Design ALU, start of the top module:
module ALU #(
    parameter DATA_W = 32
)
(
    input                       i_clk,    
    input                       i_rst_n,  
    input                       i_valid,  
    input [DATA_W - 1 : 0]      i_A,      
    input [DATA_W - 1 : 0]      i_B,      
    input [         2 : 0]      i_inst,   
    output [2*DATA_W - 1 : 0]   o_data,   
    output                      o_done    
);
Size in the first run: roughly 2500 cells after synthesis, about 140 flip-flops, roughly 140 I/O pins.
Settings: LEC_CHECK=0, ABC_AREA=0, CAP_MARGIN=15, CELL_PAD_IN_SITES_DETAIL_PLACEMENT=0, CORE_ASPECT_RATIO=0.65, CORE_MARGIN=2, CORE_UTILIZATION=72, CTS_CLUSTER_SIZE=14, GPL_ROUTABILITY_DRIVEN=1, GPL_TIMING_DRIVEN=1, MAX_ROUTING_LAYER=met5, PLACE_DENSITY=0.76, SETUP_SLACK_MARGIN=-0.19, SLEW_MARGIN=35; clock period 3.62 ns.
run.sh (not shown) runs the stock make flow with config.mk's settings and CLKGATE_MAP_FILE=.
The baseline completed and failed the layout checks on setup timing.
Edit:
- PLACE_DENSITY: 0.76 -> not set
- PLACE_DENSITY_LB_ADDON: not set -> 0.02
- SETUP_SLACK_MARGIN: -0.19 -> 0.46
Outcome: The new run did not get past global routing (5_1_grt), error GRT-0232. Synthesized area is unchanged. Synthesized cell count is unchanged. Die size is unchanged.
Edit:
- ABC_AREA: 0 -> not set
- CAP_MARGIN: 15 -> 20
- CELL_PAD_IN_SITES_DETAIL_PLACEMENT: 0 -> not set
- CORE_ASPECT_RATIO: 0.65 -> not set
- CORE_UTILIZATION: 72 -> 45
- CTS_CLUSTER_SIZE: 14 -> not set
- GPL_ROUTABILITY_DRIVEN: 1 -> not set
- GPL_TIMING_DRIVEN: 1 -> not set
- MAX_ROUTING_LAYER: met5 -> not set
- PLACE_DENSITY_LB_ADDON: 0.02 -> not set
- SETUP_SLACK_MARGIN: 0.46 -> not set
- SLEW_MARGIN: 35 -> 20
- clock period: 3.62 -> 3.64 ns (I/O delays scaled with it)
Effect:
- The changed run produced a clean layout
- synthesized cell count stays the same
- area after synthesis stays the same
- die size increases by 58%
Edit:
- CORE_UTILIZATION: 45 -> 70
- CTS_CLUSTER_DIAMETER: not set -> 36
- CTS_CLUSTER_SIZE: not set -> 35
- SETUP_SLACK_MARGIN: not set -> 1.38
- clock period: 3.64 -> 4.96 ns (I/O delays scaled with it)
After rerunning:
- critical path depth does not change
- combinational power goes down by a quarter to a third
- die size goes down by a quarter to a third
- hold slack gains 0.29 ns
- clock-buffer cell count goes up by 3

========
run A:
ALU again, from the RTL that the note above started with.
clock: 1.64 ns
lec_check: 0
cap_margin: 0
core_aspect_ratio: 0.87
core_margin: 2
core_utilization: 72
cts_cluster_diameter: 28
cts_cluster_size: 51
place_density_lb_addon: 0.0
setup_slack_margin: 0.47
slew_margin: 20
Status(run A) = ERROR, stage = detailed placement
Edits applied to the flow inputs when going from run A to run B:
Settings: CORE_UTILIZATION changed from 72 to 40; GPL_TIMING_DRIVEN newly set to 0; CAP_MARGIN changed from 0 to 20; CTS_CLUSTER_SIZE removed (was 51); SETUP_SLACK_MARGIN removed (was 0.47); CORE_ASPECT_RATIO removed (was 0.87); CTS_CLUSTER_DIAMETER changed from 28 to 41; PLACE_DENSITY_LB_ADDON removed (was 0.0); the clock period (ns, I/O delays scaled along) changed from 1.64 to 7.0.
Notes after the runs:
Run B -> run A: synthesized area delta 0, exact match
The flow did not stop early for run B: all stages ran, and the layout cleared the timing, design-rule and antenna checks.
Status(run A) = ERROR, stage = detailed placement
Re floorplan net count: no difference whatsoever between run A and run B.
On floorplan core area, run B does worse than run A.
Taking run A as 1.0, run B lands at 1.8 on overall die area.
Number of rows created at floorplan: run B > run A
Changes in run C relative to run B:
Settings: GPL_TIMING_DRIVEN: 0 -> unset; CTS_CLUSTER_DIAMETER: 41 -> unset; CORE_UTILIZATION: 40 -> 72; SETUP_SLACK_MARGIN: unset -> 1.09; TNS_END_PERCENT: unset -> 5; the clock period (ns, I/O delays scaled along): 7.0 -> 3.64.
Findings:
- Run C did not finish: a tool error stopped it during global routing.
- Against run B as the reference, run C delivers a higher floorplan-stage core utilization.
- Run C vs run B — cell row count dropped by more than a quarter
- Delta (run C minus run B): area enclosed by the die boundary fell about 44%; placed wire-length estimate lower; core area saw a decrease; instance area after placement up 170 sq um; sink count of the clock tree stayed essentially flat.
- Number of gates resized after cts, run B and run C, lower one = run B.
- Synthesized flop and latch total: run B vs run C identical
- Diff run B..run C | hold-fix buffer count after cts | unchanged
> inputs changed (run C -> run D)
Settings: CORE_UTILIZATION changed from 72 to 51; CTS_CLUSTER_DIAMETER newly set to 107; CTS_CLUSTER_SIZE newly set to 76; GPL_TIMING_DRIVEN newly set to 0; MAX_ROUTING_LAYER newly set to met4; TNS_END_PERCENT removed (was 5); SETUP_SLACK_MARGIN removed (was 1.09); the clock period (ns, I/O delays scaled along) changed from 3.64 to 3.37.
--- outcome ---
Run D: all stages done; final checks FAILED (setup timing). Post-synthesis instance total came out exactly the same in run D and run C. Of run D and run C, it is run D that has the higher floorplan die height. Taking run C as the reference, in run D count of buffers from port buffering now smaller; post-synthesis cell area comparable; cell count after placement higher.

========
== nickel ==
The RTL this note starts from:
==> flow/design.v <==
module ALU #(
    parameter DATA_W = 32
)
(
    input                       i_clk,    
    input                       i_rst_n,  
    input                       i_valid,  
    input [DATA_W - 1 : 0]      i_A,      
    input [DATA_W - 1 : 0]      i_B,      
    input [         2 : 0]      i_inst,   
    output [2*DATA_W - 1 : 0]   o_data,   
    output                      o_done    
);
    parameter S_IDLE           = 2'd0;
    parameter S_ONE_CYCLE_OP   = 2'd1;
    parameter S_MULTI_CYCLE_OP = 2'd2;
    reg  [         1: 0] state, state_nxt;  
    reg  [  DATA_W-1: 0] operand_a, operand_a_nxt;
    reg  [  DATA_W-1: 0] operand_b, operand_b_nxt;
    reg  [         2: 0] inst, inst_nxt;
    wire [  DATA_W-1: 0] add_buf, sub_buf;
    reg  [  2*DATA_W: 0] shift_reg, shift_reg_nxt;
    reg                  done, done_nxt;
    reg  [         4: 0] counter;
    assign add_buf = operand_a + operand_b;
    assign sub_buf = operand_a - operand_b;
    assign o_data = shift_reg[ 2*DATA_W-1: 0];
    assign o_done = done;
    always @(*) begin
        if (i_valid) begin
            operand_a_nxt = i_A;
            operand_b_nxt = i_B;
            inst_nxt      = i_inst;
        end
        else begin
            operand_a_nxt = operand_a;
            operand_b_nxt = operand_b;
            inst_nxt      = inst;
        end
    end
    always @(*) begin
        case(state)
            S_IDLE           :  begin
                if (i_valid) state_nxt = (i_inst >= 6 ) ? S_MULTI_CYCLE_OP : S_ONE_CYCLE_OP;
                else state_nxt = state;
            end
            S_ONE_CYCLE_OP   :  state_nxt = S_IDLE;
            S_MULTI_CYCLE_OP :  state_nxt = (counter == 31) ? S_IDLE : state;           
            default : state_nxt = state;
        endcase
    end
    always @(posedge i_clk) begin 
        counter <= (state == S_MULTI_CYCLE_OP) ? counter + 5'd1 : 5'd0;
    end
    always @(*) begin
        shift_reg_nxt = shift_reg;
        case (state)
            S_IDLE          : begin
                shift_reg_nxt = 65'b0;
                done_nxt = 1'b0;
            end
            S_ONE_CYCLE_OP  : begin
                case (inst)
                    3'd0    : begin
                        if ((operand_a[DATA_W-1] == 1) && (operand_b[DATA_W-1] == 1) && (add_buf[DATA_W-1] == 0))
                            shift_reg_nxt[31:0] = {1'b1, 31'b0};
                        else if ((operand_a[DATA_W-1] == 0) && (operand_b[DATA_W-1] == 0) && (add_buf[DATA_W-1] == 1))
                            shift_reg_nxt[31:0] = {1'b0, {31{1'b1}}};
                        else
                            shift_reg_nxt[31:0] = add_buf;
                    end
                    3'd1    : begin
                        if ((operand_a[DATA_W-1] == 1) && (operand_b[DATA_W-1] == 0) && (sub_buf[DATA_W-1] == 0))
                            shift_reg_nxt[31:0] = {1'b1, 31'b0};
                        else if ((operand_a[DATA_W-1] == 0) && (operand_b[DATA_W-1] == 1) && (sub_buf[DATA_W-1] == 1))
                            shift_reg_nxt[31:0] = {1'b0, {31{1'b1}}};
                        else
                            shift_reg_nxt[31:0] = sub_buf;
                    end
                    3'd2    : shift_reg_nxt[31:0] = operand_a & operand_b;
                    3'd3    : shift_reg_nxt[31:0] = operand_a | operand_b;
                    3'd4    : shift_reg_nxt[31:0] = ($signed(operand_a) < $signed(operand_b)) ? 32'd1 : 32'd0;
                    3'd5    : shift_reg_nxt[31:0] = $signed(operand_a) >>> $signed(operand_b);
                    default : shift_reg_nxt[31:0] = shift_reg[31:0];
                endcase
                shift_reg_nxt[64:32] = 33'b0;
                done_nxt = 1'b1;
            end
            S_MULTI_CYCLE_OP: begin
                case (inst)
                    3'd6    : begin
                        if (counter == 0)
                            shift_reg_nxt[31:0] = operand_a;
                        else
                            shift_reg_nxt[31:0] = shift_reg[31:0];
                        if(shift_reg_nxt[0] == 1)
                            shift_reg_nxt[64:32] = shift_reg[63:32] + operand_b;
                        else
                            shift_reg_nxt[64:32] = shift_reg[63:32];
                        shift_reg_nxt = shift_reg_nxt >> 1;
                        if (counter == 31) 
                            done_nxt = 1'b1;
                        else 
                            done_nxt = 1'b0;
                    end
                    3'd7    :begin
                        if (counter == 0) begin
                            if ((operand_b == 1) && (operand_a[31] == 1)) begin
                                shift_reg_nxt[31:1] = operand_a[30:0];
                                shift_reg_nxt[32] = 0;
                                shift_reg_nxt[0] = 1;
                            end
                            else begin
                                shift_reg_nxt[32:1] = operand_a;
                                shift_reg_nxt[0] = 0;
                            end
                            shift_reg_nxt[63:33] = shift_reg[63:33];
                        end
                        else begin
                            if (shift_reg[63:32] >= operand_b) begin
                                shift_reg_nxt[63:32] = shift_reg[63:32] - operand_b;
                                shift_reg_nxt[0] = 1;
                            end
                            else begin
                                shift_reg_nxt[63:32] = shift_reg[63:32];
                                shift_reg_nxt[0] = 0;
                            end
                            shift_reg_nxt[31:1] = shift_reg[31:1];
                        end
                        if (counter == 31) 
                            done_nxt = 1'b1;
                        else begin
                            shift_reg_nxt = shift_reg_nxt << 1;
                            done_nxt = 1'b0;
                        end
                    end
                    default :begin
                        shift_reg_nxt = shift_reg;
                        done_nxt = done;
                    end
                endcase
            end
            default : begin
                shift_reg_nxt = shift_reg;
                done_nxt = 1'b0;
            end
        endcase
    end
    always @(posedge i_clk or negedge i_rst_n) begin
        if(!i_rst_n) begin 
            done <= 0;
        end
        else begin
            done <= done_nxt;
        end
    end
    always @(posedge i_clk or negedge i_rst_n) begin
        if (!i_rst_n) begin
            state       <= S_IDLE;
            operand_a   <= 0;
            operand_b   <= 0;
            inst        <= 0;
            shift_reg   <= 0;
        end
        else begin
            state       <= state_nxt;
            operand_a   <= operand_a_nxt;
            operand_b   <= operand_b_nxt;
            inst        <= inst_nxt;
            shift_reg   <= shift_reg_nxt;
        end
    end
endmodule
clock: 7.0 ns
lec_check: 0
cap_margin: 20
cell_pad_in_sites_global_placement: 2
core_aspect_ratio: 1.99
core_margin: 2
core_utilization: 36
cts_cluster_diameter: 351
cts_cluster_size: 98
place_density: 0.89
slew_margin: 0
Per the final summary, nickel finished and its layout is clean on timing, DRC and antenna.
## Diff of input files: onyx against nickel
- GPL_ROUTABILITY_DRIVEN newly set to 0
- CORE_UTILIZATION changed from 36 to 59
- CELL_PAD_IN_SITES_DETAIL_PLACEMENT newly set to 2
- PLACE_DENSITY removed (was 0.89)
- CTS_CLUSTER_DIAMETER removed (was 351)
- CORE_ASPECT_RATIO removed (was 1.99)
- CAP_MARGIN changed from 20 to 5
- MIN_ROUTING_LAYER newly set to met2
- CELL_PAD_IN_SITES_GLOBAL_PLACEMENT changed from 2 to 3
- SLEW_MARGIN changed from 0 to 20
- CTS_CLUSTER_SIZE removed (was 98)
Results
Status: onyx FAILED at global placement without I/O (3_1_place_gp_skip_io) (tool error)
As far as adder-cell share of the synthesized area goes, onyx and nickel are indistinguishable; the numbers are identical.
As far as yosys stat chip area goes, nickel and onyx are indistinguishable; the numbers are identical.
What nickel reported for die area has to be multiplied by 0.61 to get the figure for onyx.
In the metrics for onyx and nickel, the one carrying the higher core utilization before placement is onyx.
diff inputs: onyx => indigo
- a change of CORE_UTILIZATION from 59 to 36
- an added CTS_CLUSTER_DIAMETER of 351
- a change of CELL_PAD_IN_SITES_GLOBAL_PLACEMENT from 3 to 2
- a deleted MIN_ROUTING_LAYER that had been met2
- an added CORE_ASPECT_RATIO of 0.5
- a change of CAP_MARGIN from 5 to 40
- an added CTS_CLUSTER_SIZE of 60
- a deleted CELL_PAD_IN_SITES_DETAIL_PLACEMENT that had been 2
- a deleted GPL_ROUTABILITY_DRIVEN that had been 0
==> results <==
indigo: PASS, flow complete, no timing, DRC or antenna violations
On count of library flops with an enable pin, onyx and indigo are neck and neck.
Comparing indigo against onyx, there is no change at all in number of synthesized register bits.
indigo vs onyx, initial core utilization went down by 23 points.
From indigo to onyx, area after synthesis did not move at all.
Synthesized cell count: onyx vs indigo identical
As far as async set-or-reset flop fraction in the synthesized netlist goes, onyx and indigo are indistinguishable; the numbers are identical.
onyx and indigo ended up with roughly the same XOR/XNOR share of the synthesized area.
Relative to onyx, the placeable core region of indigo is higher by 64%.
Going from onyx to indigo, die outline area went up; vertical die dimension went down.
Inputs modified between indigo and violet:
- CAP_MARGIN now 20, was 40
- PLACE_DENSITY now 0.89, previously not set
- CORE_ASPECT_RATIO no longer set, was 0.5
==> comparison <==
Half-perimeter wire length after placement in violet is 8.4% lower than in indigo
Taking indigo as the reference, in violet part of the power in the clock network shrank by 0.2 points; clock insertion delay at the later pin of the skew report grew by 40 ps; non-clock buffer count shrank by 5.6%.
The number of antenna violations at the first check in global routing of violet falls short of that of indigo by 2.
In the final reports, the cell area of violet is smaller than that of indigo.
Going from indigo to violet, number of global-route vias before repair grows by 258.
Summary of violet over indigo: data arrival at the endpoint of the critical path saw an increase; number of placed instances, taps included dropped 27; overall power consumption went down 1.8%; area of the core region shows no meaningful change.
Power figures rest on the tool's default switching activity, not on a simulated workload.
